==> flow/design.v (excerpt) <==
module HW3_FPMUL_754SP(Clk, Rst, St, FPmplier, FPmcand, Done, Ovf, Unf, FPproduct);
	input Clk, Rst, St;
	input [31:0] FPmplier, FPmcand;
	output reg [31:0] FPproduct;
	output reg Ovf, Unf, Done;
	wire [47:0] mult_out;
	wire [8:0] expo_out;		 
	reg [22:0] F;
	reg [8:0] E, E_biased;
	reg S;
	reg [1:0] state;
	assign mult_out = ({1'b1, FPmplier[22:0]}) * ({1'b1, FPmcand[22:0]});
	assign expo_out = (FPmplier[30:23] - 8'd127) + (FPmcand[30:23] - 8'd127);
	always @ (posedge Clk)	begin
		Done <= 1'b0;
		Ovf <= 1'b0;
		Unf <= 1'b0;
		if(Rst == 1'b1) begin
			state <= 2'b00;
		end
		else
		case(state)
			0: begin
				if(St == 1'b0)
					state <= 2'b00;
				else
					state <= 2'b01;
			end
			1: begin
				state <= 2'b10;
				S <= FPmplier[31] ^ FPmcand[31];
				if(FPmplier == 32'b0 || FPmcand == 32'b0) begin
					E <= 9'b0;
					E_biased <= 9'b0;
					F <= mult_out[45:23];
				end
				else if(mult_out[47] == 1'b1) begin
					E <= expo_out + 9'b1;
					E_biased <= expo_out + 9'd128;
					F <= mult_out[46:24];
				end
				else begin
					E <= expo_out;
					E_biased <= expo_out + 9'd127;
					F <= mult_out[45:23];
				end
			end
			2: begin
				state <= 2'b0;
				Done <= 1'b1;
				if(E_biased > 8'b11111110)
					Ovf <= 1'b1;
				if(E_biased < 8'b00000001)
					Unf <= 1'b1;
				FPproduct <= {S, E_biased[7:0], F};
			end
			default: begin
				if(St == 1'b0)
					state <= 2'b00;
				else
					state <= 2'b01;
			end
		endcase
	end
endmodule
For scale: about 2,400 cells after synthesis, roughly 71 flip-flops, roughly 100 I/O pins, roughly 22,000 sq um of cells after synthesis.
clock: 12.4 ns
lec_check: 0
abc_area: 0
cap_margin: 0
cell_pad_in_sites_detail_placement: 0
core_aspect_ratio: 0.5
core_margin: 7
core_utilization: 69
cts_cluster_diameter: 201
cts_cluster_size: 98
max_routing_layer: met5
place_density_lb_addon: 0.07
setup_slack_margin: -1.12
slew_margin: 15
tns_end_percent: 20
run.sh (not shown) runs the stock make flow with config.mk's settings and CLKGATE_MAP_FILE=.
The starting point finished clean.
Then changed:
Settings changed: ABC_AREA 0 to 1, CORE_ASPECT_RATIO 0.5 to not set, CORE_MARGIN 7 to 2, CORE_UTILIZATION 69 to 72, CTS_CLUSTER_DIAMETER 201 to 285, CTS_CLUSTER_SIZE 98 to 58, PLACE_DENSITY_LB_ADDON 0.07 to not set, SETUP_SLACK_MARGIN -1.12 to 0.45.
Clock period 12.4 ns to 8.4 ns, I/O delays scaled along.
After rerunning:
- Now the flow ran to the end with violations: capacitance limit, slew limit
- setup slack degrades by 0.95 ns
- cell count climbs by 29%
- cell area climbs by 16%
- register-to-register slack degrades by 4.1 ns
- clock-buffer cell count drops by 1
- die size drops by 8.2%
- synthesized area climbs by 7.6%
- non-clock buffer count climbs by 121
- first-iteration DRC count climbs by 140%
- via count climbs by 34%
Then changed:
Settings changed: CTS_CLUSTER_SIZE 58 to 21, PLACE_DENSITY_LB_ADDON set to 0.09, SETUP_SLACK_MARGIN 0.45 to not set, TNS_END_PERCENT 20 to 95.
Clock period 8.4 ns to 8.26 ns, I/O delays scaled along.
Now the flow went through all stages and came out clean.
Utilization went down by 2.0 points.
Design area went down by 2.3%.
Global-route usage went down by 2.9 points.
Critical path depth went down by 3.
Area after synthesis stays the same.
Wire length went down by 15%.
Setup slack loses 0.19 ns.
Die size is unchanged.
Via count went down by 5.8%.
Then changed:
Settings changed: ABC_AREA 1 to not set, CAP_MARGIN 0 to 20, CELL_PAD_IN_SITES_DETAIL_PLACEMENT 0 to not set, CORE_UTILIZATION 72 to 40, CTS_CLUSTER_DIAMETER 285 to not set, CTS_CLUSTER_SIZE 21 to not set, MAX_ROUTING_LAYER met5 to not set, PLACE_DENSITY_LB_ADDON 0.09 to not set, SLEW_MARGIN 15 to 20, TNS_END_PERCENT 95 to not set.
Clock period 8.26 ns to 8.6 ns, I/O delays scaled along.
What happened: Cell area climbs slightly. Final cell count came out lower by a little under a tenth. Hold slack gets better by 0.011 ns. Sequential share of layout area is lower by 0.14 points. Worst setup slack got worse by 0.046 ns. First-iteration DRC count came out lower by well over a third. Core utilization shrinks by 32 points.
Then changed:
Settings changed: ABC_AREA set to 1, CTS_CLUSTER_DIAMETER set to 170.
Final area decreases by 3.6%.
Global-route usage decreases by 1.8 points.
Setup slack is better by 0.31 ns.
Wire length decreases by 6.2%.
Via count increases by 6.7%.
Die size increases by 7.5%.
Cell count increases by 15%.
Then changed:
Settings changed: ABC_AREA 1 to not set, CORE_ASPECT_RATIO set to 1.04, CTS_CLUSTER_DIAMETER 170 to 292, CTS_CLUSTER_SIZE set to 47, PLACE_DENSITY_LB_ADDON set to 0.0, SETUP_SLACK_MARGIN set to -0.34.
=>
- With this change the flow completed and failed the layout checks on setup timing
- setup slack degrades by 0.63 ns
- non-clock buffer count increases by 220
- area after synthesis decreases by a little under a tenth
- synthesized cell count decreases by about a fifth
- die area decreases by a few percent
- hold slack degrades by 0.0054 ns
- global-route usage increases by 3.8 points
- fmax decreases by a little under a tenth

---

HW3_FPMUL_754SP again, from the RTL that the note above started with.
clock: 12.4 ns
lec_check: 0
abc_area: 0
cap_margin: 0
cell_pad_in_sites_detail_placement: 0
core_aspect_ratio: 1.49
core_margin: 7
core_utilization: 69
cts_cluster_diameter: 201
cts_cluster_size: 98
hold_slack_margin: 0.3
max_routing_layer: met5
place_density_lb_addon: 0.07
setup_slack_margin: 0.21
slew_margin: 15
tns_end_percent: 20
Next try:
- ABC_AREA: 0 -> 1
- CORE_ASPECT_RATIO: 1.49 -> unset
- CORE_MARGIN: 7 -> 2
- CORE_UTILIZATION: 69 -> 72
- CTS_CLUSTER_DIAMETER: 201 -> 285
- CTS_CLUSTER_SIZE: 98 -> 72
- HOLD_SLACK_MARGIN: 0.3 -> unset
- PLACE_DENSITY_LB_ADDON: 0.07 -> unset
- SETUP_SLACK_MARGIN: 0.21 -> -0.53
- clock period: 12.4 -> 6.8 ns (I/O delays scaled with it)
Effect: This time the run finished but fails on setup timing. Critical path depth went up by 3. Via count climbs by well over a third. Routed wire length is higher by well over a third. Worst setup slack got worse by 2500 ps. Worst hold slack degrades by 11 ps. Flip-flop count stays the same. Non-clock buffer count rose by 272.
Next try:
- ABC_AREA: 1 -> unset
- CAP_MARGIN: 0 -> 20
- CELL_PAD_IN_SITES_DETAIL_PLACEMENT: 0 -> unset
- CTS_CLUSTER_DIAMETER: 285 -> unset
- CTS_CLUSTER_SIZE: 72 -> 62
- MAX_ROUTING_LAYER: met5 -> unset
- PLACE_DENSITY_LB_ADDON: unset -> 0.2
- SETUP_SLACK_MARGIN: -0.53 -> unset
- SLEW_MARGIN: 15 -> 20
- TNS_END_PERCENT: 20 -> unset
- clock period: 6.8 -> 8.6 ns (I/O delays scaled with it)
Effect: The changed run completed and failed the layout checks on setup timing. Cell area came out lower by about 4.4%. Setup slack gains 140 ps. Routed wire length came out higher by about 2.7%. Synthesized area came out lower by 7.1%. Core utilization came out higher by 3.4 points.
Next try:
- CORE_ASPECT_RATIO: unset -> 0.88
- CORE_UTILIZATION: 72 -> 40
- CTS_CLUSTER_DIAMETER: unset -> 292
- CTS_CLUSTER_SIZE: 62 -> 47
- PLACE_DENSITY_LB_ADDON: 0.2 -> 0.0
- SETUP_SLACK_MARGIN: unset -> -0.31
The new run produced a layout that fails on setup timing.
Hold slack loses 8.0 ps.
Routed wire length goes down by 22%.
Global-route usage falls by 22 points.
Next try:
- CORE_ASPECT_RATIO: 0.88 -> 0.85
The new run produced a layout that fails on setup timing. Register-to-register slack is better by 30 ps. Final cell count stays flat. Clock skew is about the same. Non-clock buffer count went down by 17. Setup slack is better by 25 ps.
Next try:
- ABC_AREA: unset -> 1
- CORE_ASPECT_RATIO: 0.85 -> unset
- CTS_CLUSTER_DIAMETER: 292 -> 96
- CTS_CLUSTER_SIZE: 47 -> unset
- PLACE_DENSITY_LB_ADDON: 0.0 -> unset
- SETUP_SLACK_MARGIN: -0.31 -> unset
- TNS_END_PERCENT: unset -> 30
Effect: The changed run ran to the end with no violations. Global-route usage decreases by 4.3 points. Via count is higher by a little under a tenth. Cell count goes up by about a fifth. Worst setup slack improved by 550 ps.

---

HW3_FPMUL_754SP again, from the RTL that the note above started with.
Settings: LEC_CHECK=0, ABC_AREA=0, CAP_MARGIN=0, CELL_PAD_IN_SITES_DETAIL_PLACEMENT=0, CORE_ASPECT_RATIO=1.49, CORE_MARGIN=2, CORE_UTILIZATION=69, CTS_CLUSTER_DIAMETER=201, CTS_CLUSTER_SIZE=98, HOLD_SLACK_MARGIN=0.3, MAX_ROUTING_LAYER=met5, PLACE_DENSITY_LB_ADDON=0.07, SETUP_SLACK_MARGIN=-1.24, SLEW_MARGIN=15, TNS_END_PERCENT=20; clock period 12.4 ns.
The baseline went through all stages and came out clean.
Then changed:
- CORE_ASPECT_RATIO: 1.49 -> default
- CORE_UTILIZATION: 69 -> 70
- CTS_CLUSTER_DIAMETER: 201 -> 321
- CTS_CLUSTER_SIZE: 98 -> 58
- HOLD_SLACK_MARGIN: 0.3 -> -0.09
- PLACE_DENSITY_LB_ADDON: 0.07 -> default
- SETUP_SLACK_MARGIN: -1.24 -> 1.46
- TNS_END_PERCENT: 20 -> 5
- clock period: 12.4 -> 5.62 ns (I/O delays scaled with it)
The changed run never finished: it broke off in 5_1_grt.
Synthesized cell count does not change.
Die area decreases slightly.
Area after synthesis stays the same.
Then changed:
- ABC_AREA: 0 -> 1
- CORE_UTILIZATION: 70 -> 69
- CTS_CLUSTER_DIAMETER: 321 -> 285
- HOLD_SLACK_MARGIN: -0.09 -> default
- PLACE_DENSITY_LB_ADDON: default -> 0.09
- SETUP_SLACK_MARGIN: 1.46 -> default
- TNS_END_PERCENT: 5 -> 20
- clock period: 5.62 -> 12.4 ns (I/O delays scaled with it)
Now the flow ran to the end with no violations.
Synthesized cell count goes up by about 30%.
Synthesized area is higher by about 8%.
Die size is higher by 9.0%.

---

Starting RTL as in the previous note.
// HW3_FPMUL_754SP
module HW3_FPMUL_754SP(Clk, Rst, St, FPmplier, FPmcand, Done, Ovf, Unf, FPproduct);
make LEC_CHECK=0 ABC_AREA=1 CAP_MARGIN=20 CELL_PAD_IN_SITES_DETAIL_PLACEMENT=0 CELL_PAD_IN_SITES_GLOBAL_PLACEMENT=2 CORE_ASPECT_RATIO=1.12 CORE_MARGIN=2 CORE_UTILIZATION=58 CTS_CLUSTER_DIAMETER=170 GPL_ROUTABILITY_DRIVEN=0 GPL_TIMING_DRIVEN=0 HOLD_SLACK_MARGIN=0.04 MIN_ROUTING_LAYER=met2 PLACE_DENSITY=0.59 SLEW_MARGIN=5 finish   # period 8.6 ns
The starting point stopped in global placement without I/O (3_1_place_gp_skip_io).
Rerun with:
==> flow/config.mk (replaced) <==
export PLATFORM = sky130hd
export DESIGN_NAME = HW3_FPMUL_754SP
export DESIGN_NICKNAME = HW3_FPMUL_754SP
export VERILOG_FILES = /design/flow/design.v
export SDC_FILE = /design/flow/constraint.sdc
export NUM_CORES = 4
export LEC_CHECK = 0
export CAP_MARGIN = 20
export CORE_ASPECT_RATIO = 0.86
export CORE_MARGIN = 2
export CORE_UTILIZATION = 40
export CTS_CLUSTER_DIAMETER = 292
export CTS_CLUSTER_SIZE = 47
export PLACE_DENSITY_LB_ADDON = 0.0
export SETUP_SLACK_MARGIN = -0.31
export SLEW_MARGIN = 20
Outcome: This time the run ran to the end with violations: negative setup slack. Die area is higher by 34%. Area after synthesis fell by 7.1%. Synthesized cell count fell by 23%.
Rerun with:
==> flow/config.mk (replaced) <==
export PLATFORM = sky130hd
export DESIGN_NAME = HW3_FPMUL_754SP
export DESIGN_NICKNAME = HW3_FPMUL_754SP
export VERILOG_FILES = /design/flow/design.v
export SDC_FILE = /design/flow/constraint.sdc
export NUM_CORES = 4
export LEC_CHECK = 0
export ABC_AREA = 1
export CAP_MARGIN = 20
export CELL_PAD_IN_SITES_DETAIL_PLACEMENT = 1
export CORE_ASPECT_RATIO = 0.99
export CORE_MARGIN = 2
export CORE_UTILIZATION = 40
export CTS_CLUSTER_DIAMETER = 170
export HOLD_SLACK_MARGIN = 0.04
export SLEW_MARGIN = 5
=> The new run finished with timing, DRC and antenna clean; synthesized area goes up by a little under a tenth; global-route usage decreases by 0.73 points; cell area went down slightly.
Rerun with:
==> flow/config.mk (replaced) <==
export PLATFORM = sky130hd
export DESIGN_NAME = HW3_FPMUL_754SP
export DESIGN_NICKNAME = HW3_FPMUL_754SP
export VERILOG_FILES = /design/flow/design.v
export SDC_FILE = /design/flow/constraint.sdc
export NUM_CORES = 4
export LEC_CHECK = 0
export ABC_AREA = 0
export CAP_MARGIN = 20
export CORE_MARGIN = 2
export CORE_UTILIZATION = 72
export CTS_CLUSTER_DIAMETER = 237
export CTS_CLUSTER_SIZE = 38
export PLACE_DENSITY_LB_ADDON = 0.2
export SETUP_SLACK_MARGIN = 2.3
export SLEW_MARGIN = 20
The new run did not get past global routing (5_1_grt) (GRT-0116).
Die size is lower by 48%.
Synthesized cell count is lower by 23%.
Synthesized area is lower by 7.1%.
Rerun with:
==> flow/config.mk (replaced) <==
export PLATFORM = sky130hd
export DESIGN_NAME = HW3_FPMUL_754SP
export DESIGN_NICKNAME = HW3_FPMUL_754SP
export VERILOG_FILES = /design/flow/design.v
export SDC_FILE = /design/flow/constraint.sdc
export NUM_CORES = 4
export LEC_CHECK = 0
export CAP_MARGIN = 20
export CORE_ASPECT_RATIO = 1.97
export CORE_MARGIN = 2
export CORE_UTILIZATION = 40
export CTS_CLUSTER_DIAMETER = 292
export CTS_CLUSTER_SIZE = 47
export SLEW_MARGIN = 20
- The new run went through all stages and came out clean
- synthesized cell count stays the same
- area after synthesis is unchanged
- die size came out higher by 78%
Rerun with:
--- a/flow/config.mk
+++ b/flow/config.mk
@@ -8,3 +8,3 @@
 export CAP_MARGIN = 20
-export CORE_ASPECT_RATIO = 1.97
+export CORE_ASPECT_RATIO = 0.94
 export CORE_MARGIN = 2
@@ -13,2 +13,4 @@
 export CTS_CLUSTER_SIZE = 47
+export PLACE_DENSITY_LB_ADDON = 0.0
+export SETUP_SLACK_MARGIN = -0.26
 export SLEW_MARGIN = 20
After rerunning: The new run completed, yet does not pass: negative setup slack; final area is lower by 2.6%; clock skew hardly moves; non-clock buffer count shrinks by 43; synthesized area stays the same; die area barely changes; hold slack is worse by 0.0055 ns.

---

## fjord
HW3_FPMUL_754SP again, from the RTL that the note above started with.
Settings: LEC_CHECK=0, ABC_AREA=0, CAP_MARGIN=0, CELL_PAD_IN_SITES_DETAIL_PLACEMENT=0, CORE_MARGIN=5, CORE_UTILIZATION=69, CTS_CLUSTER_DIAMETER=201, CTS_CLUSTER_SIZE=98, MAX_ROUTING_LAYER=met5, PLACE_DENSITY_LB_ADDON=0.07, SETUP_SLACK_MARGIN=-1.12, SLEW_MARGIN=15, TNS_END_PERCENT=20; clock period 12.4 ns.
fjord: full flow OK, the timing, DRC and antenna checks passed
What quartz does differently from fjord at the input level:
- swapping 69 for 72 in CORE_UTILIZATION
- swapping 5 for 2 in CORE_MARGIN
- clearing PLACE_DENSITY_LB_ADDON, which used to be 0.07
- swapping 201 for 285 in CTS_CLUSTER_DIAMETER
- swapping -1.12 for 1.1 in SETUP_SLACK_MARGIN
- swapping 98 for 34 in CTS_CLUSTER_SIZE
- swapping 12.4 for 8.4 in the clock period (ns, I/O delays scaled along)
## What came out
fjord reached the end of the flow, and the finished layout is clean on the timing, DRC and antenna checks.
quartz is listed as incomplete: the tool reported an error in 5_1_grt and the run ended there.
~same area after synthesis in fjord and quartz
quartz: core outline area lower than fjord
Relative to fjord, number of standard-cell rows in the floorplan has decreased by 3.1% in quartz.
Xor/xnor cell area share of the yosys netlist came out exactly the same in fjord and quartz.
Comparing fjord and quartz, the higher placed cell area was measured on quartz.
Here is what was changed in the inputs of pepper compared with quartz.
- a change of CORE_UTILIZATION from 72 to 65
- a change of TNS_END_PERCENT from 20 to 5
- a change of SETUP_SLACK_MARGIN from 1.1 to 1.46
- a change of CTS_CLUSTER_SIZE from 34 to 58
- a change of the clock period (ns, I/O delays scaled along) from 8.4 to 5.62
[summary]
- pepper had finished all stages when the layout checks came back failing, citing negative setup slack.
- pepper -> quartz: number of buffers added to fix hold violations after cts delta 0, exact match
- Min number of post-CTS setup repair buffers across pepper and quartz: pepper
- Re synthesized netlist net count: no difference whatsoever between pepper and quartz.
Setup changes, pepper to sierra
- CTS_CLUSTER_DIAMETER no longer set, was 285
- CAP_MARGIN now 20, was 0
- TNS_END_PERCENT no longer set, was 5
- SETUP_SLACK_MARGIN no longer set, was 1.46
- SLEW_MARGIN now 20, was 15
- MAX_ROUTING_LAYER no longer set, was met5
- CORE_UTILIZATION now 40, was 65
- ABC_AREA no longer set, was 0
- CELL_PAD_IN_SITES_DETAIL_PLACEMENT no longer set, was 0
- CTS_CLUSTER_SIZE no longer set, was 58
- the clock period (ns, I/O delays scaled along) now 8.51, was 5.62
Results
sierra finished end to end and its layout was clean on timing, DRC and antenna.
sierra: clock skew 0.0036 ns below pepper
sierra against pepper: final-layout setup total negative slack has increased; area added between synthesis and finish has decreased; row count has increased.
As of sierra, count of plain and timing-repair buffers had fallen by more than 10% compared to pepper.
Relative to pepper, worst-margin pin slew decreased by 0.25 ns in sierra.
sierra vs. pepper: height of the die went up by 27%.
Edits applied to the flow inputs when going from sierra to harbor:
- a change of CORE_UTILIZATION from 40 to 69
==> comparison <==
harbor completed end to end; final checks failed (negative setup slack). harbor — minimum setup slack in the final design 0.28 ns lower, sierra as reference. Looking at via count of the first global-routing pass, harbor sits 1373 above sierra. sierra has lower sum of routed wire length over all layers than harbor. Compared with sierra, number of vias per cell after detailed routing in harbor increased by more than 10%. In harbor, the minimum clock period after layout came out 0.28 ns above the value in sierra. harbor can be clocked slower than sierra. In terms of logic area, harbor and sierra differ only marginally.
